==> run a: inputs <==
==> flow/design.v <==
module SYS_CTRL #( parameter ADDR_WIDTH = 4, DATA_WIDTH = 8) (
	input	wire							CLK,
	input	wire							RST,
	input	wire	[DATA_WIDTH-1:0]		UART_RX_DATA,   	 
	input	wire							UART_RX_Valid,		 
	input	wire							FIFO_FULL,
	output	reg		[DATA_WIDTH-1:0]		FIFO_WR_DATA,
	output	reg								FIFO_WR_INC,    
	input	wire	[DATA_WIDTH*2-1:0]		ALU_OUT,      
	input	wire							ALU_OUT_Valid, 
	output	reg								ALU_EN,  
	output	reg		[3:0]					ALU_FUN,     
	output	reg								CLKG_EN,    
	output	reg 							CLKDIV_EN,
	input	wire	[DATA_WIDTH-1:0]		Rd_Reg,       
	input	wire							Rd_Reg_Valid, 
	output	reg		[DATA_WIDTH-1:0]		Wr_Reg,   
	output	reg 	[ADDR_WIDTH-1:0]		Addr,  
	output	reg 							RdEn,  
	output	reg 							WrEn
	);
typedef enum bit [3:0] {
		IDLE        	= 4'b0000,
		RF_Wr_Addr 		= 4'b0001,
		RF_Wr_Data  	= 4'b0011,
		RF_Rd_Addr  	= 4'b0010,
		FIFO_WRITE_RF 	= 4'b0110,
		Operand_A   	= 4'b0111,
		Operand_B 		= 4'b0101,
		FUN_of_ALU  	= 4'b0100,
		ALU_Save_OUT    = 4'b1100,
		ALU_1st_Byte    = 4'b1101,
		ALU_2nd_Byte    = 4'b1111
} state;						
state 	current_state, next_state;
reg [ADDR_WIDTH-1:0] 	ADDR_REG; 
reg 					ADDR_REG_CHECK;   
reg [DATA_WIDTH*2-1:0]	ALU_OUT_REG;
reg 					ALU_OUT_REG_CHECK;   
always@(posedge CLK or negedge RST) 
 begin
	if (!RST) 
	 begin
	  current_state <= IDLE;		
	 end
	else 
	 begin
	  current_state <= next_state;
	 end
 end
always@(*)
 begin
 	next_state = IDLE;
 	WrEn        = 1'b0;
 	RdEn        = 1'b0;
 	CLKG_EN     = 1'b0;
 	CLKDIV_EN   = 1'b1;
 	ALU_EN      = 1'b0;
 	FIFO_WR_INC = 1'b0;
 	Addr          = 'b0;
 	Wr_Reg        = 'b0;
 	ALU_FUN       = 'b0;
 	FIFO_WR_DATA  = 'b0;
 	ALU_OUT_REG_CHECK = 1'b0;
 	ADDR_REG_CHECK    = 1'b0;
 	case (current_state)
 	 IDLE : begin
 	 		 if (UART_RX_Valid)
 	 		  begin
 	 		   case (UART_RX_DATA)
 	 		    'hAA : begin
 	 		  		    next_state = RF_Wr_Addr;
 	 		  		   end
 	 		    'hBB : begin
 	 		  		    next_state = RF_Rd_Addr; 
 	 		  		   end
 	 		    'hCC : begin
 	 		  		    next_state = Operand_A; 
 	 		  		   end
 	 		    'hDD : begin
 	 		  		    next_state = FUN_of_ALU; 
 	 		  		   end
 	 		  	default: begin
 	 		  			  next_state = IDLE;
 	 		  			 end
 	 		   endcase
 	 		  end
 	 		end
 	 RF_Wr_Addr : begin
 	 			   if (UART_RX_Valid)
 	 			    begin
 	 			     ADDR_REG_CHECK = 1'b1;
 	 			     next_state = RF_Wr_Data;
 	 			    end
 	 			   else
 	 			    begin
 	 			     ADDR_REG_CHECK = 1'b0;
 	 			     next_state = RF_Wr_Addr;
 	 			    end
 	 			  end
 	 RF_Wr_Data : begin
 	 			   if (UART_RX_Valid)
 	 			    begin
 	 			     WrEn = 1'b1;
 	 			     Addr = ADDR_REG;
 	 			     Wr_Reg = UART_RX_DATA;
 	 			     next_state = IDLE;	
 	 			    end
 	 			   else
 	 			    begin
 	 			     next_state = RF_Wr_Data;
 	 			    end
 	 			  end
 	 RF_Rd_Addr : begin
 	 			   if (UART_RX_Valid)
 	 			    begin
 	 			     RdEn = 1;
 	 			     Addr = UART_RX_DATA[ADDR_WIDTH-1:0];
 	 			     next_state = FIFO_WRITE_RF; 	 			     
 	 			    end
 	 			   else
 	 			    begin
 	 			     next_state = RF_Rd_Addr;
 	 			    end
 	 			  end
  	 FIFO_WRITE_RF : begin
 	 			   if (!FIFO_FULL)    
 	 			    begin
 	 			     FIFO_WR_DATA = Rd_Reg;
 	 			     FIFO_WR_INC = 1'b1;
 	 			     next_state = IDLE; 	 			     
 	 			    end
 	 			   else
 	 			    begin
 	 			     next_state = FIFO_WRITE_RF;
 	 			    end
 	 			  end
 	 Operand_A : begin
 	 			   if (UART_RX_Valid)
 	 			    begin
 	 			     WrEn = 1'b1;
 	 			     Addr = 'b0;
 	 			     Wr_Reg = UART_RX_DATA;
 	 			     next_state = Operand_B;	
 	 			    end
 	 			   else
 	 			    begin
 	 			     next_state = Operand_A;
 	 			    end
 	 			 end
 	 Operand_B : begin
 	 			   if (UART_RX_Valid)
 	 			    begin
 	 			     WrEn = 1'b1;
 	 			     Addr = 'b1;
 	 			     Wr_Reg = UART_RX_DATA;
 	 			     next_state = FUN_of_ALU;	
 	 			    end
 	 			   else
 	 			    begin
 	 			     next_state = Operand_B;
 	 			    end
 	 			 end
 	 FUN_of_ALU : begin
 	 			   CLKG_EN = 1'b1;
 	 			   if (UART_RX_Valid)
 	 			    begin
 	 			     ALU_EN = 1'b1;
 	 			     ALU_FUN = UART_RX_DATA[3:0];
 	 			     next_state = ALU_Save_OUT;
 	 			    end
 	 			   else
 	 			    begin
 	 			     next_state = FUN_of_ALU;
 	 			    end
 	 			 end
 	 ALU_Save_OUT : begin
	 	 			  CLKG_EN = 1'b1;
	 	 			  if (ALU_OUT_Valid)
	 	 			   begin
	 	 			    ALU_OUT_REG_CHECK = 1'b1;
	 	 			    next_state = ALU_1st_Byte;
	 	 			   end
	 	 			  else
	 	 			   begin
	 	 			   	ALU_OUT_REG_CHECK = 1'b0;
	 	 			    next_state = ALU_Save_OUT;
	 	 			   end
 	 			     end
 	 ALU_1st_Byte : begin
 	 				 CLKG_EN = 1'b1;
	 	 			 if (!FIFO_FULL)
	 	 			  begin
	 	 			   FIFO_WR_INC = 1'b1;
	 	 			   FIFO_WR_DATA = ALU_OUT_REG[DATA_WIDTH-1:0];
	 	 			   next_state = ALU_2nd_Byte;
	 	 			  end
	 	 			 else
	 	 			  begin
	 	 			   next_state = ALU_1st_Byte;
	 	 			  end
	 	 			end
 	 ALU_2nd_Byte : begin
 	 				 CLKG_EN = 1'b1;
	 	 			 if (!FIFO_FULL)
	 	 			  begin
	 	 			   FIFO_WR_INC = 1'b1;
	 	 			   FIFO_WR_DATA = ALU_OUT_REG[2*DATA_WIDTH-1:DATA_WIDTH];
	 	 			   next_state = IDLE;
	 	 			  end
	 	 			 else
	 	 			  begin
	 	 			   next_state = ALU_2nd_Byte;
	 	 			  end
	 	 			end
 	 default : begin
 	 			next_state = IDLE;
 	 		   end
 	endcase
 end
always@(posedge CLK or negedge RST)
 begin
 	if (!RST)
 	 begin
 	 	ADDR_REG <= 'b0;
 	 end
 	else if (ADDR_REG_CHECK)
 	 begin
 	 	ADDR_REG <= UART_RX_DATA[ADDR_WIDTH-1:0];
 	 end
 end
always@(posedge CLK or negedge RST)
 begin
 	if (!RST)
 	 begin
 	 	ALU_OUT_REG <= 'b0;
 	 end
 	else if (ALU_OUT_REG_CHECK)
 	 begin
 	 	ALU_OUT_REG <= ALU_OUT;
 	 end
 end
endmodule
module Register_File #( parameter ADDR_WIDTH = 4, DATA_WIDTH = 8, MEM_DEPTH = 16) (
	input	wire 	[DATA_WIDTH-1:0]		WrData,
	input	wire 	[ADDR_WIDTH-1:0]		Adresss,
	input 	wire 							WrEn,
	input	wire 							RdEn,
	input 	wire 							CLK,
	input 	wire 							RST,
	output 	reg 	[DATA_WIDTH-1:0]		RdData,
	output	reg 							RdData_Valid,
	output	wire 	[DATA_WIDTH-1:0]		REG0,
	output	wire 	[DATA_WIDTH-1:0]		REG1,
	output	wire 	[DATA_WIDTH-1:0]		REG2,
	output	wire 	[DATA_WIDTH-1:0]		REG3 
	);
reg [DATA_WIDTH-1:0] Memory [MEM_DEPTH-1:0];
integer i;
always@(posedge CLK or negedge RST)
 begin
 	if (!RST)
 	 begin
 	 	RdData <= 'b0;
 	 	RdData_Valid <= 1'b0;
 	 	for (i=0; i<MEM_DEPTH; i=i+1)
 	 	 begin
 	 	  if(i == 2)
 	 	  	Memory[i] <= 'b10000001;    
 	 	  else if (i == 3)
 	 	  	Memory[i] <= 'b00100000;      
 	 	  else
 	 	  	Memory[i] <= 'b0;
 	 	 end
 	 end
 	else
 	 begin
 	 	if (WrEn && !RdEn)
 	 	 begin
 	 	 	Memory[Adresss] <= WrData;
 	 	 end
 	 	else if (RdEn && !WrEn)
 	 	 begin
 	 	 	RdData <= Memory[Adresss];
 	 	 	RdData_Valid <= 1'b1;
 	 	 end
 	 	else
 	 	 begin
 	 	 	RdData_Valid <= 1'b0;
 	 	 end
 	 end
 end
assign REG0 = Memory[0];
assign REG1 = Memory[1];
assign REG2 = Memory[2];
assign REG3 = Memory[3];
 endmodule
module ALU_16B #( parameter OPER_WIDTH = 8, OUT_WIDTH = OPER_WIDTH*2) (
input		wire		[OPER_WIDTH-1:0]		A,
input		wire		[OPER_WIDTH-1:0]		B,
input		wire												EN,
input		wire		[3:0]								ALU_FUN,
input		wire												CLK,
input		wire												CLK_EN,    
input		wire												RST,
output	reg			[OUT_WIDTH-1:0]			ALU_OUT,
output	reg													OUT_VALID
	);
reg [OUT_WIDTH-1:0] ALU_OUT_Comb;
reg                 OUT_VALID_Comb;
always @(posedge CLK or negedge RST)
 begin
  if(!RST)
   begin
    ALU_OUT   <= 'b0;
    OUT_VALID <= 1'b0;	
   end
  else if (CLK_EN)
   begin  
    ALU_OUT   <= ALU_OUT_Comb;
    OUT_VALID <= OUT_VALID_Comb;
   end	
 end 
always@(*)
 begin
   OUT_VALID_Comb = 1'b0;
   ALU_OUT_Comb   = 'b0;
   if(EN)
    begin
     OUT_VALID_Comb = 1'b1;
		 case (ALU_FUN)
		 4'b0000 : begin
		 						ALU_OUT_Comb = A + B; 							 
		           end 
		4'b0001 : begin
		 						ALU_OUT_Comb = A - B;       				 
			      	end
		 4'b0010 : begin
								ALU_OUT_Comb = A * B;       				 
	   			  	 end
		 4'b0011 : begin
		 						ALU_OUT_Comb = (B == 8'b0) ? 16'b0 : A / B;       				 
		 	 	   		 end
		 4'b0100 : begin
								ALU_OUT_Comb = A & B;      				   
				   		 end
		 4'b0101 : begin
								ALU_OUT_Comb = A | B;       				 
			  	  	 end
		 4'b0110 : begin
								ALU_OUT_Comb = ~ (A & B);      			 
				   		 end
		 4'b0111 : begin
								ALU_OUT_Comb = ~ (A | B);      			 
			 	   		 end
		 4'b1000 : begin
								ALU_OUT_Comb = A ^ B;       				 
				   		 end
		 4'b1001 : begin
								ALU_OUT_Comb = ~(A ^ B);      			 
				   		 end
		 4'b1010 : begin
								if (A == B)             						 
								 begin
								  ALU_OUT_Comb = 'd1;
								 end
								else 
								 begin
								  ALU_OUT_Comb = 'd0;
								 end
				   		 end
		 4'b1011 : begin
								if (A > B)              						 
								 begin
								  ALU_OUT_Comb = 'd2;
								 end
								else
								 begin
								  ALU_OUT_Comb = 'd0;
								 end
				   		 end
		 4'b1100 : begin
						    if (A < B)              						 
							   begin
							    ALU_OUT_Comb = 'd3;
							   end
							  else
							   begin
							    ALU_OUT_Comb = 'd0;
							   end
				   	   end
		 4'b1101 : begin
						    ALU_OUT_Comb = A >> 1;      				 
						   end
		 4'b1110 : begin
								ALU_OUT_Comb = A << 1;     			 		 
						   end
		 default : begin
								ALU_OUT_Comb = 'b0;
							 end
		 endcase
		end
   else 
    begin
   	 OUT_VALID_Comb = 1'b0;
    end
 end
endmodule
module sys_ref_core #(parameter DATA_WIDTH = 8, ADDR_WIDTH = 4)
(
 input   wire                      CLK,
 input   wire                      RST,             
 input   wire  [DATA_WIDTH-1:0]    UART_RX_DATA,
 input   wire                      UART_RX_Valid,
 input   wire                      FIFO_FULL,
 output  wire  [DATA_WIDTH-1:0]    FIFO_WR_DATA,
 output  wire                      FIFO_WR_INC,
 output  wire  [DATA_WIDTH-1:0]    UART_Config,
 output  wire  [DATA_WIDTH-1:0]    Div_Ratio,
 output  wire                      CLKDIV_EN
);
wire                      WrEn;
wire                      RdEn;
wire  [ADDR_WIDTH-1:0]    Addr;
wire  [DATA_WIDTH-1:0]    Wr_Reg;
wire  [DATA_WIDTH-1:0]    Rd_Reg;
wire                      Rd_Reg_Valid;
wire  [DATA_WIDTH-1:0]    Operand_A;
wire  [DATA_WIDTH-1:0]    Operand_B;
wire  [3:0]               ALU_FUN;
wire                      ALU_EN;
wire                      CLKG_EN;
wire  [DATA_WIDTH*2-1:0]  ALU_OUT;
wire                      ALU_OUT_Valid;
SYS_CTRL U0_SYS_CTRL (
	.CLK(CLK),
	.RST(RST),
	.UART_RX_DATA(UART_RX_DATA),
	.UART_RX_Valid(UART_RX_Valid),
	.FIFO_FULL(FIFO_FULL),
	.FIFO_WR_DATA(FIFO_WR_DATA),
	.FIFO_WR_INC(FIFO_WR_INC),
	.ALU_OUT(ALU_OUT),
	.ALU_OUT_Valid(ALU_OUT_Valid),
	.ALU_EN(ALU_EN),
	.ALU_FUN(ALU_FUN),
	.CLKG_EN(CLKG_EN),
	.CLKDIV_EN(CLKDIV_EN),
	.Rd_Reg(Rd_Reg),
	.Rd_Reg_Valid(Rd_Reg_Valid),
	.Wr_Reg(Wr_Reg),
	.Addr(Addr),
	.RdEn(RdEn),
	.WrEn(WrEn)
	);
Register_File U0_Register_File (
	.WrData(Wr_Reg),
	.Adresss(Addr),
	.WrEn(WrEn),
	.RdEn(RdEn),
	.CLK(CLK),
	.RST(RST),
	.RdData(Rd_Reg),
	.RdData_Valid(Rd_Reg_Valid),
	.REG0(Operand_A),
	.REG1(Operand_B),
	.REG2(UART_Config),
	.REG3(Div_Ratio)
	);
ALU_16B U0_ALU_16B (
	.A(Operand_A),
	.B(Operand_B),
	.EN(ALU_EN),
	.ALU_FUN(ALU_FUN),
	.CLK(CLK),
	.CLK_EN(CLKG_EN),
	.RST(RST),
	.ALU_OUT(ALU_OUT),
	.OUT_VALID(ALU_OUT_Valid)
	);
endmodule
==> flow/run.sh <==
#!/bin/bash
# the make line also repeats each setting of config.mk as NAME=value (left out here)
make -C /OpenROAD-flow-scripts/flow DESIGN_CONFIG=/design/flow/config.mk WORK_HOME=/design/flow/orfs CLKGATE_MAP_FILE= finish
==> flow/config.mk <==
export PLATFORM = sky130hd
export DESIGN_NAME = sys_ref_core
export DESIGN_NICKNAME = sys_ref_core
export VERILOG_FILES = /design/flow/design.v
export SDC_FILE = /design/flow/constraint.sdc
export NUM_CORES = 4
export LEC_CHECK = 0
export ABC_AREA = 1
export CAP_MARGIN = 20
export CORE_MARGIN = 2
export CORE_UTILIZATION = 66
export CTS_CLUSTER_SIZE = 74
export MAX_ROUTING_LAYER = met4
export PLACE_DENSITY = 0.6
export SLEW_MARGIN = 20
export TNS_END_PERCENT = 80
==> flow/constraint.sdc <==
create_clock -name core_clock -period 20.3 [get_ports {CLK}]
set_input_delay 4.0600 -clock core_clock [delete_from_list [all_inputs] [get_ports {CLK}]]
set_output_delay 4.0600 -clock core_clock [all_outputs]
set_load 0.01 [all_outputs]
==> run b (differences from run a) <==
Settings changed: ABC_AREA 1 to unset, CORE_UTILIZATION 66 to 58, CTS_CLUSTER_SIZE 74 to unset, MAX_ROUTING_LAYER met4 to unset, TNS_END_PERCENT 80 to unset.
==> flow/constraint.sdc (replaced) <==
create_clock -name core_clock -period 15.5 [get_ports {CLK}]
set_input_delay 3.1000 -clock core_clock [delete_from_list [all_inputs] [get_ports {CLK}]]
set_output_delay 3.1000 -clock core_clock [all_outputs]
set_load 0.01 [all_outputs]
==> run c (differences from run a) <==
Settings changed: ABC_AREA 1 to unset, CORE_ASPECT_RATIO set to 0.5, CORE_UTILIZATION 66 to 65, CTS_CLUSTER_SIZE 74 to unset, MAX_ROUTING_LAYER met4 to unset, TNS_END_PERCENT 80 to 5.
==> flow/constraint.sdc (replaced) <==
create_clock -name core_clock -period 30.0 [get_ports {CLK}]
set_input_delay 6.0000 -clock core_clock [delete_from_list [all_inputs] [get_ports {CLK}]]
set_output_delay 6.0000 -clock core_clock [all_outputs]
set_load 0.01 [all_outputs]
==> comparison table <==
Status: run c timing/DRC/antenna clean; run b finished with violations; run a did not finish
Failing step: run c -; run b -; run a global routing
Violated checks: run c -; run b setup timing; run a -
Least-Margin Pin Slew: run c 1.07 ns; run b 1.04 ns; run a -
Overall routed net length: run c 52800 µm; run b 56600 µm; run a -
Filler instances: run c 1860; run b 2036; run a -
Number of iterations in the first detailed-routing pass: run c 6; run b 6; run a -
Top power group: run c combinational logic; run b combinational logic; run a -
CP endpoint: run c U0_ALU_16B.ALU_OUT[0]; run b U0_ALU_16B.ALU_OUT[0]; run a -
Post-Route Utilization: run c 73.0%; run b 76.5%; run a -
Worst-case headroom to the max-slew limit: run c 28.0%; run b 30.1%; run a -
Syn_area_per_cell: run c 9.15 µm²; run b 9.15 µm²; run a 7.20 µm²
Final critical delay including setup and external delays: run c 28.13 ns; run b 24.00 ns; run a -
Slowest cell on crit path: run c sky130_fd_sc_hd__or4_1; run b sky130_fd_sc_hd__or3b_1; run a -
Die footprint: run c 27500 µm²; run b 30600 µm²; run a 26800 µm²
NetSw: run c 0.826 mW; run b 1.54 mW; run a -
Yosys cell types: run c 109; run b 109; run a 70
Fin cells: run c 2251; run b 2655; run a -
Power is estimated from default activity; no workload was simulated.
